==> flow/design.v (excerpt) <==
module axi_slave #(
    parameter AXI_ID_WD   = 2,
    parameter AXI_DATA_WD = 32,
    parameter AXI_ADDR_WD = 32,
    parameter AXI_STRB_WD = 4
    )(
    input                      S_AXI_ACLK,
    input                      S_AXI_ARESETN,
    input  [AXI_ADDR_WD-1 : 0] S_AXI_AWADDR,
    input  [AXI_ID_WD-1   : 0] S_AXI_AWID,
    input  [1 : 0]             S_AXI_AWBURST,
    input  [2 : 0]             S_AXI_AWSIZE,
    input  [7 : 0]             S_AXI_AWLEN,
    input                      S_AXI_AWVALID,
    output                     S_AXI_AWREADY,
    input  [AXI_DATA_WD-1 : 0] S_AXI_WDATA,
    input  [AXI_STRB_WD-1 : 0] S_AXI_WSTRB,
    input                      S_AXI_WLAST,
    input                      S_AXI_WVALID,
    output                     S_AXI_WREADY,
    output [AXI_ID_WD-1   : 0] S_AXI_BID,
    output [1 : 0]             S_AXI_BRESP,
    output                     S_AXI_BVALID,
    input                      S_AXI_BREADY,
    input  [AXI_ADDR_WD-1 : 0] S_AXI_ARADDR,
  ...
clock: 4.76 ns
lec_check: 0
cap_margin: 5
cell_pad_in_sites_detail_placement: 0
cell_pad_in_sites_global_placement: 0
core_margin: 2
core_utilization: 72
cts_cluster_diameter: 105
cts_cluster_size: 15
hold_slack_margin: -0.06
place_density: 0.61
slew_margin: 40
tns_end_percent: 65
run.sh (not shown) runs the stock make flow with config.mk's settings and CLKGATE_MAP_FILE=.
The baseline completed and failed the layout checks on setup timing.
Next try:
--- a/flow/config.mk
+++ b/flow/config.mk
@@ -13 +13 @@
-export CTS_CLUSTER_DIAMETER = 105
+export CTS_CLUSTER_DIAMETER = 110
@@ -15,2 +15,3 @@
-export HOLD_SLACK_MARGIN = -0.06
-export PLACE_DENSITY = 0.61
+export GPL_ROUTABILITY_DRIVEN = 1
+export MIN_ROUTING_LAYER = met1
+export SETUP_SLACK_MARGIN = -0.26
=> The changed run completed, yet does not pass: setup timing. Non-clock buffer count drops by 33. Global-route usage drops by 0.10 points. Area after synthesis does not change. Synthesized cell count does not change.
Next try:
--- a/flow/config.mk
+++ b/flow/config.mk
@@ -8 +8 @@
-export CAP_MARGIN = 5
+export CAP_MARGIN = 15
@@ -13,2 +13 @@
-export CTS_CLUSTER_DIAMETER = 110
-export CTS_CLUSTER_SIZE = 15
+export CTS_CLUSTER_SIZE = 49
@@ -17,2 +16,3 @@
-export SETUP_SLACK_MARGIN = -0.26
-export SLEW_MARGIN = 40
+export PLACE_DENSITY_LB_ADDON = 0.01
+export SETUP_SLACK_MARGIN = 1.37
+export SLEW_MARGIN = 20
The new run completed and failed the layout checks on setup timing; routed wire length climbs by 12%; setup slack loses 0.27 ns; total power climbs by 9.4%; first-iteration DRC count climbs by 22%; combinational power climbs by about 10%; worst hold slack loses 0.0039 ns.
Next try:
--- a/flow/config.mk
+++ b/flow/config.mk
@@ -14,0 +15 @@
+export HOLD_SLACK_MARGIN = -0.06
@@ -16,2 +17 @@
-export PLACE_DENSITY_LB_ADDON = 0.01
-export SETUP_SLACK_MARGIN = 1.37
+export SETUP_SLACK_MARGIN = -0.14
Effect: The changed run finished but fails on setup timing. Setup slack improved by 0.19 ns. Area after synthesis does not change. Maximum frequency went up by about 3.6%. Core utilization went down by 1.7 points. Cell area went down by 2.0%. Critical path depth went down by 1.

========
axi_slave again, from the RTL that the note above started with.
clock: 5.73 ns
lec_check: 0
abc_area: 1
cap_margin: 15
cell_pad_in_sites_detail_placement: 2
cell_pad_in_sites_global_placement: 4
core_margin: 4
core_utilization: 43
gpl_routability_driven: 1
min_routing_layer: met2
place_density_lb_addon: 0.06
setup_slack_margin: 1.06
slew_margin: 5
tns_end_percent: 95
The first run finished but failed the layout checks on setup timing.
Then changed:
ABC_AREA = default   (was 1)
CAP_MARGIN = 20   (was 15)
CELL_PAD_IN_SITES_DETAIL_PLACEMENT = 0   (was 2)
CORE_MARGIN = 2   (was 4)
CORE_UTILIZATION = 47   (was 43)
CTS_CLUSTER_SIZE = 15   (was default)
GPL_ROUTABILITY_DRIVEN = default   (was 1)
MIN_ROUTING_LAYER = default   (was met2)
PLACE_DENSITY_LB_ADDON = default   (was 0.06)
SETUP_SLACK_MARGIN = default   (was 1.06)
SLEW_MARGIN = 20   (was 5)
TNS_END_PERCENT = default   (was 95)
clock period = 4.31 ns   (was 5.73 ns; I/O delays follow)
The changed run completed and failed the layout checks on setup timing.
Critical path depth drops by 6.
Register-to-register slack loses 0.64 ns.
Sequential power climbs by 31%.
Wire length went down by 30%.
Cell area hardly moves.
Synthesized area falls by 1.8%.
First-iteration DRC count went down by 77%.
Global-route usage fell by 20 points.
Utilization increases by 5.6 points.
Then changed:
CORE_UTILIZATION = 40   (was 47)
CTS_CLUSTER_SIZE = default   (was 15)
PLACE_DENSITY = 0.5   (was default)
SETUP_SLACK_MARGIN = 1.45   (was default)
clock period = 5.92 ns   (was 4.31 ns; I/O delays follow)
The changed run finished clean; worst setup slack gains 1.1 ns; register-to-register slack gains 1.1 ns; worst hold slack gets worse by 0.0073 ns; critical path depth does not change; sequential power fell by 27%; final cell count goes down by 0.31%; power is lower by 27%; die area is higher by about 17%; clock-buffer cell count grows by 26; wire length went up by about 5.6%.
Then changed:
CORE_UTILIZATION = 44   (was 40)
SETUP_SLACK_MARGIN = default   (was 1.45)
clock period = 3.31 ns   (was 5.92 ns; I/O delays follow)
Now the flow completed, yet does not pass: setup timing.
Clock skew is lower by 0.013 ns.
Utilization goes up by 6.9 points.
Sequential power rises by 78%.
Area after synthesis is unchanged.
Global-route usage goes up by 2.0 points.
Die area falls by 9.0%.
Worst setup slack gets worse by 1.9 ns.
Design area increases by 4.0%.
Then changed:
CORE_UTILIZATION = 47   (was 44)
clock period = 5.85 ns   (was 3.31 ns; I/O delays follow)
- Now the flow finished clean
- cell count drops by 9.7%
- cell area drops by 6.4%
- flip-flop count stays the same
- via count drops by 5.5%
- sequential power drops by 43%
- critical path depth climbs by 3
- non-clock buffer count drops by 641
- core utilization drops by 0.14 points
- synthesized area is unchanged
- routed wire length drops by 5.5%
- clock-buffer cell count climbs by 17
Power and IR drop assume default switching activity.
